## run A
// cpu_top_pipeline
module cpu_top_pipeline (
    input wire clk,
    input wire rst,
    output wire [7:0]  imem_addr,
    input  wire [15:0] imem_data,
    output wire [7:0]  dmem_addr,
    output wire [15:0] dmem_wdata,
    output wire        dmem_we,
    input  wire [15:0] dmem_rdata,
    output wire        halted
);
    wire [15:0] if_pc, if_instr;
    wire if_stall, if_flush;
    wire [15:0] id_pc, id_instr;
    wire [3:0] id_opcode, id_rd, id_rs1, id_rs2;
    wire [15:0] id_rs1_data, id_rs2_data, id_imm;
    wire id_reg_write, id_alu_src, id_mem_read, id_mem_write, id_mem_to_reg;
    wire id_branch, id_branch_ne, id_jump;
    wire [3:0] id_alu_op;
    wire id_halt, id_pc_write;
    wire [15:0] ex1_pc, ex1_rs1_data, ex1_rs2_data, ex1_imm;
    wire [3:0] ex1_rd, ex1_rs1, ex1_rs2, ex1_alu_op;
    wire ex1_reg_write, ex1_alu_src, ex1_mem_read, ex1_mem_write, ex1_mem_to_reg;
    wire ex1_branch, ex1_branch_ne;
    wire [15:0] ex1_alu_result, ex1_branch_target;
    wire ex1_zero;
    wire [1:0] forward_a, forward_b;
    wire [15:0] ex1_rs1_fwd, ex1_rs2_fwd;
    wire [15:0] ex2_alu_result, ex2_rs2_data, ex2_branch_target;
    wire [3:0] ex2_rd;
    wire ex2_reg_write, ex2_mem_read, ex2_mem_write, ex2_mem_to_reg;
    wire ex2_branch, ex2_branch_ne, ex2_zero;
    wire [15:0] mem_alu_result, mem_rs2_data, mem_read_data, mem_branch_target;
    wire [3:0] mem_rd;
    wire mem_reg_write, mem_mem_read, mem_mem_write, mem_mem_to_reg;
    wire mem_branch, mem_branch_ne, mem_zero;
    wire [15:0] wb_alu_result, wb_mem_data, wb_write_data;
    wire [3:0] wb_rd;
    wire wb_reg_write, wb_mem_to_reg;
    wire stall_signal, flush_signal;
    wire branch_taken, jump_taken;
    wire [15:0] jump_target;
    wire ifid_write_en;
    reg fetch_stop;
    reg halt_ex1, halt_ex2, halt_mem, halt_wb;
    wire id_halt_go;
    assign halted = halt_wb;
    always @(posedge clk or posedge rst) begin
        if (rst) begin
            fetch_stop <= 1'b0;
            halt_ex1 <= 1'b0;
            halt_ex2 <= 1'b0;
            halt_mem <= 1'b0;
            halt_wb <= 1'b0;
        end
        else begin
            if (branch_taken)
                fetch_stop <= 1'b0;
            else if (id_halt_go)
                fetch_stop <= 1'b1;
            halt_ex1 <= id_halt_go;
            halt_ex2 <= halt_ex1 && !branch_taken;
  ...
Settings: LEC_CHECK=0, CAP_MARGIN=20, CORE_MARGIN=2, CORE_UTILIZATION=64, SETUP_SLACK_MARGIN=0.97, SLEW_MARGIN=20; clock period 3.7 ns.
run.sh (not shown) runs the stock make flow with config.mk's settings and CLKGATE_MAP_FILE=.
Run A ran in full, but the layout does not pass; the checks complain about setup timing.
[inputs] run B vs run A
Settings: a change of CAP_MARGIN from 20 to 0; an added ABC_AREA of 1; a change of CORE_UTILIZATION from 64 to 67; a deleted SETUP_SLACK_MARGIN that had been 0.97; an added CTS_CLUSTER_DIAMETER of 373; a change of the clock period (ns, I/O delays scaled along) from 3.7 to 2.95.
==> results <==
Status run B: flow complete, layout not clean - setup timing. Diff run A -> run B: summed area of non-filler cells in the final layout went up, multi-input combinational area share moved down, XOR/XNOR share of the synthesized area fell 0.73 points, chip area in the Yosys report shows an increase of 7.0%. When run B is measured against run A, its post-layout net count turns out 29% higher. Against run A, run B comes in 0.35% lower on area of the multi-input gates. [compare] base=run A new=run B: die area +about 2.2%, final setup slack of the worst path +0.24 ns.
Setup changes, run B to run C
Settings: ABC_AREA: 1 -> unset; PLACE_DENSITY: unset -> 0.6; CTS_CLUSTER_DIAMETER: 373 -> unset; CORE_UTILIZATION: 67 -> 45; CAP_MARGIN: 0 -> 20; the clock period (ns, I/O delays scaled along): 2.95 -> 5.31.
==> results <==
Run C went all the way through synthesis, placement and routing and the layout is clean on timing, DRC and antenna. Run B vs run C, launching instance or port of the critical path: u_mem_wb.rd[2] vs u_mem_wb.rd[0]. Run C vs run B: average instance area after synthesis up by more than 10%. Delta(area added between synthesis and finish, run C - run B) < 0. Cell with the biggest individual delay on the critical path = sky130_fd_sc_hd__or4_4: run C; cell with the biggest individual delay on the critical path = sky130_fd_sc_hd__dfrtp_2: run B. Run B → run C: synthesis area per yosys lost 6.6%; final worst-path cycle share -34 points; via count down about 26%; setup total negative slack has increased; clock period minus worst slack went up. The total wirelength of the detailed-routed design reported for run C is smaller than that of run B by about 21%.

job 1554:
cpu_top_pipeline again, from the RTL that the note above started with.
Settings: LEC_CHECK=0, CAP_MARGIN=20, CORE_MARGIN=2, CORE_UTILIZATION=71, CTS_CLUSTER_DIAMETER=370, CTS_CLUSTER_SIZE=30, PLACE_DENSITY=0.78, SETUP_SLACK_MARGIN=-0.08, SLEW_MARGIN=20; clock period 2.61 ns.
Job 1554 -> stages 100% | layout checks FAIL | setup timing
diff inputs: job 1554 => job 1832
- CTS_CLUSTER_SIZE removed (was 30)
- CORE_UTILIZATION changed from 71 to 40
- SETUP_SLACK_MARGIN removed (was -0.08)
- PLACE_DENSITY changed from 0.78 to 0.6
- CTS_CLUSTER_DIAMETER removed (was 370)
- the clock period (ns, I/O delays scaled along) changed from 2.61 to 5.31
--- outcome ---
- The final layout from job 1832, which completed every stage, passed the timing, design-rule and antenna checks at the end of the flow.
- Comparing the two runs side by side, job 1832 comes out ahead of job 1554 on detailed-route via count.
- Job 1554 → job 1832: number of gates on the worst path with buffers counted has decreased; total clock buffers created by CTS rose 33.
- Worst hold slack for job 1832: 0.018 ns down relative to job 1554
- Re count of clock-buffer cells in the layout: job 1832 is 46 up on job 1554.
- Compared job 1832 vs job 1554, and design area is down in job 1832.
- Compared to job 1554, job 1832 has clock transition at the registers of the reported paths 0.05 ns lower.
- The post-route clock period utilization reported for job 1832 is smaller than that of job 1554 by 88 points.
The following lists how job 1606 was set up differently from job 1832:
- an added SETUP_SLACK_MARGIN of 0.71
- a change of CORE_UTILIZATION from 40 to 71
- an added ABC_AREA of 1
- a change of PLACE_DENSITY from 0.6 to 0.8
- a change of the clock period (ns, I/O delays scaled along) from 5.31 to 5.5
[summary]
Job 1606 reports its top metal layer carrying routed signals as met4 while job 1832 reports met5.
Job 1606 vs job 1832, main logic family after synthesis: simple AND/OR/NAND/NOR gates vs AND-OR/OR-AND gates
Summary of job 1606 over job 1832: maximum frequency moved up; synthesized net count rose by 798.
Job 1606 vs job 1832 — average routed wire per standard cell dropped by a few percent
Job 1606 against job 1832; count of clock-net buffers in the final layout is down by a little under 10%.
Job 1606 ran to completion and came out clean on the timing, design-rule and antenna checks.
Relative to job 1832, count of buffer and inverter cells on the critical path has gone up in job 1606.
[inputs] job 3618 vs job 1606
- ABC_AREA no longer set, was 1
- SETUP_SLACK_MARGIN no longer set, was 0.71
- CORE_UTILIZATION now 58, was 71
- PLACE_DENSITY no longer set, was 0.8
- the clock period (ns, I/O delays scaled along) now 3.01, was 5.5
[summary]
- The layout from job 3618, despite a flow that completed every stage, fails the layout checks, with the failing checks listed as setup timing.
- Changes observed in job 3618 relative to job 1606: die footprint saw an increase, synthesized area per cell went up, met1 wire length rose 2400 um.
- Number of DRC violations after detailed-routing iteration 0: job 3618 vs job 1606 down 1,252
- Compared to job 1606, job 3618 has complex-gate fraction of the synthesized area 8.3 points higher.
- Against job 1606 as the reference, job 3618 delivers a lower global routing met2 resource utilization.
